==> flow/design.v (excerpt) <==
module day12_top #(
    parameter MAX_REGION_W = 64,
    parameter MAX_REGION_H = 64
) (
    input  wire clk,
    input  wire rst_n,
    input  wire in_valid,
    input  wire [31:0] in_data,
    output wire in_ready,
    output wire out_valid,
    output wire [31:0] out_data,
    input  wire out_ready
);
export LEC_CHECK = 0
export ABC_AREA = 1
export CAP_MARGIN = 20
export CORE_ASPECT_RATIO = 0.69
export CORE_MARGIN = 2
export CORE_UTILIZATION = 72
export CTS_CLUSTER_DIAMETER = 91
export GPL_ROUTABILITY_DRIVEN = 1
export MAX_ROUTING_LAYER = met4
export PLACE_DENSITY = 0.68
export SETUP_SLACK_MARGIN = 0.38
export SLEW_MARGIN = 20
create_clock -name core_clock -period 11.1 [get_ports {clk}]
run.sh (not shown) runs the stock make flow with config.mk's settings and CLKGATE_MAP_FILE=.
The starting point ran to the end with violations: negative setup slack.
Rerun with:
- CORE_ASPECT_RATIO: 0.69 -> not set
- CTS_CLUSTER_DIAMETER: 91 -> not set
- GPL_ROUTABILITY_DRIVEN: 1 -> not set
- MAX_ROUTING_LAYER: met4 -> not set
- PLACE_DENSITY: 0.68 -> not set
- SETUP_SLACK_MARGIN: 0.38 -> not set
- clock period: 11.1 -> 11.5 ns (I/O delays scaled with it)
The new run produced a layout that fails on negative setup slack.
Power fell by 9.3%.
Synthesized cell count stays the same.
Utilization fell by 1.8 points.
Worst hold slack hardly moves.
Rerun with:
- CTS_CLUSTER_DIAMETER: not set -> 364
- CTS_CLUSTER_SIZE: not set -> 14
- PLACE_DENSITY_LB_ADDON: not set -> 0.2
- SETUP_SLACK_MARGIN: not set -> -0.18
- clock period: 11.5 -> 8.63 ns (I/O delays scaled with it)
Effect: The new run finished with negative setup slack left; setup slack gets worse by 2.5 ns; routed wire length rose by 7.3%; via count rose by 5.9%; power rose by 40%; cell area rose by 4.5%; count of clock-buffer cells in the layout fell by 2; sequential power rose by 31%.

* * *

lagoon:
Starting RTL as in the previous note.
export LEC_CHECK = 0
export ABC_AREA = 1
export CAP_MARGIN = 20
export CORE_ASPECT_RATIO = 0.69
export CORE_MARGIN = 2
export CORE_UTILIZATION = 72
export CTS_CLUSTER_DIAMETER = 216
export GPL_ROUTABILITY_DRIVEN = 1
export MAX_ROUTING_LAYER = met4
export PLACE_DENSITY_LB_ADDON = 0.12
export SETUP_SLACK_MARGIN = 2.43
export SLEW_MARGIN = 20
create_clock -name core_clock -period 8.43 [get_ports {clk}]
lagoon finished every stage; the final checks, however, were not passed, the failures being negative setup slack.
[inputs] onyx vs lagoon
Settings: ABC_AREA no longer set, was 1; PLACE_DENSITY_LB_ADDON no longer set, was 0.12; SETUP_SLACK_MARGIN no longer set, was 2.43; MAX_ROUTING_LAYER no longer set, was met4; CORE_ASPECT_RATIO no longer set, was 0.69; CTS_CLUSTER_DIAMETER no longer set, was 216; CORE_UTILIZATION now 31, was 72; GPL_ROUTABILITY_DRIVEN no longer set, was 1; the clock period (ns, I/O delays scaled along) now 17.0, was 8.43.
Both conditions hold for onyx: the flow ran to the end and the final layout passed the timing, DRC and antenna checks. Compared with lagoon, in onyx slew at the pin closest to its max-slew limit lost 0.078 ns; overall power consumption lost 63%; worst-case vdd ir drop lost 70%; clock-buffer cell count picked up an extra about 50%; xor/xnor cell area share of the yosys netlist lost 0.36 points. Post-route clock period utilization, onyx and lagoon: lower on onyx.
#### Input delta (violet over onyx)
Settings: CORE_UTILIZATION changed from 31 to 40; the clock period (ns, I/O delays scaled along) changed from 17.0 to 20.6.
==> comparison <==
Compared with onyx, violet shows a lower via count of the first global-routing pass. The worst hold slack of violet was inferior to that of onyx. Register-to-register slack: violet vs onyx up 3.64 ns.
Here is what was changed in the inputs of maple compared with violet.
Settings: CTS_CLUSTER_DIAMETER newly set to 309; PLACE_DENSITY newly set to 0.36; CORE_UTILIZATION changed from 40 to 72; the clock period (ns, I/O delays scaled along) changed from 20.6 to 15.5.
--- outcome ---
Worst relative slew slack: maple and violet compared, lower one is maple. maple: no failed stages, no open violations at the end. From violet to maple the numbers moved as follows: power rose about 35%; routed wire length on met3 has increased. Compare maple and violet | cell area after layout lower: maple.
### maple -> juniper
Settings: swapping 72 for 40 in CORE_UTILIZATION; clearing PLACE_DENSITY, which used to be 0.36; clearing CTS_CLUSTER_DIAMETER, which used to be 309; swapping 15.5 for 14.1 in the clock period (ns, I/O delays scaled along).
Notes after the runs:
juniper vs maple on non-clock buffer count: juniper is the higher one.
Comparing juniper and maple, the higher sequential portion of the cell area is on maple.
Looking at number of buffers added by the clock tree synthesis step, juniper sits above maple.
Changes observed in juniper relative to maple: area of the multi-input gates saw an increase, number of global-route vias before repair stayed essentially flat, number of cell rows +36%, total routed wirelength shows an increase of about 8%.
Power and IR drop assume default switching activity.
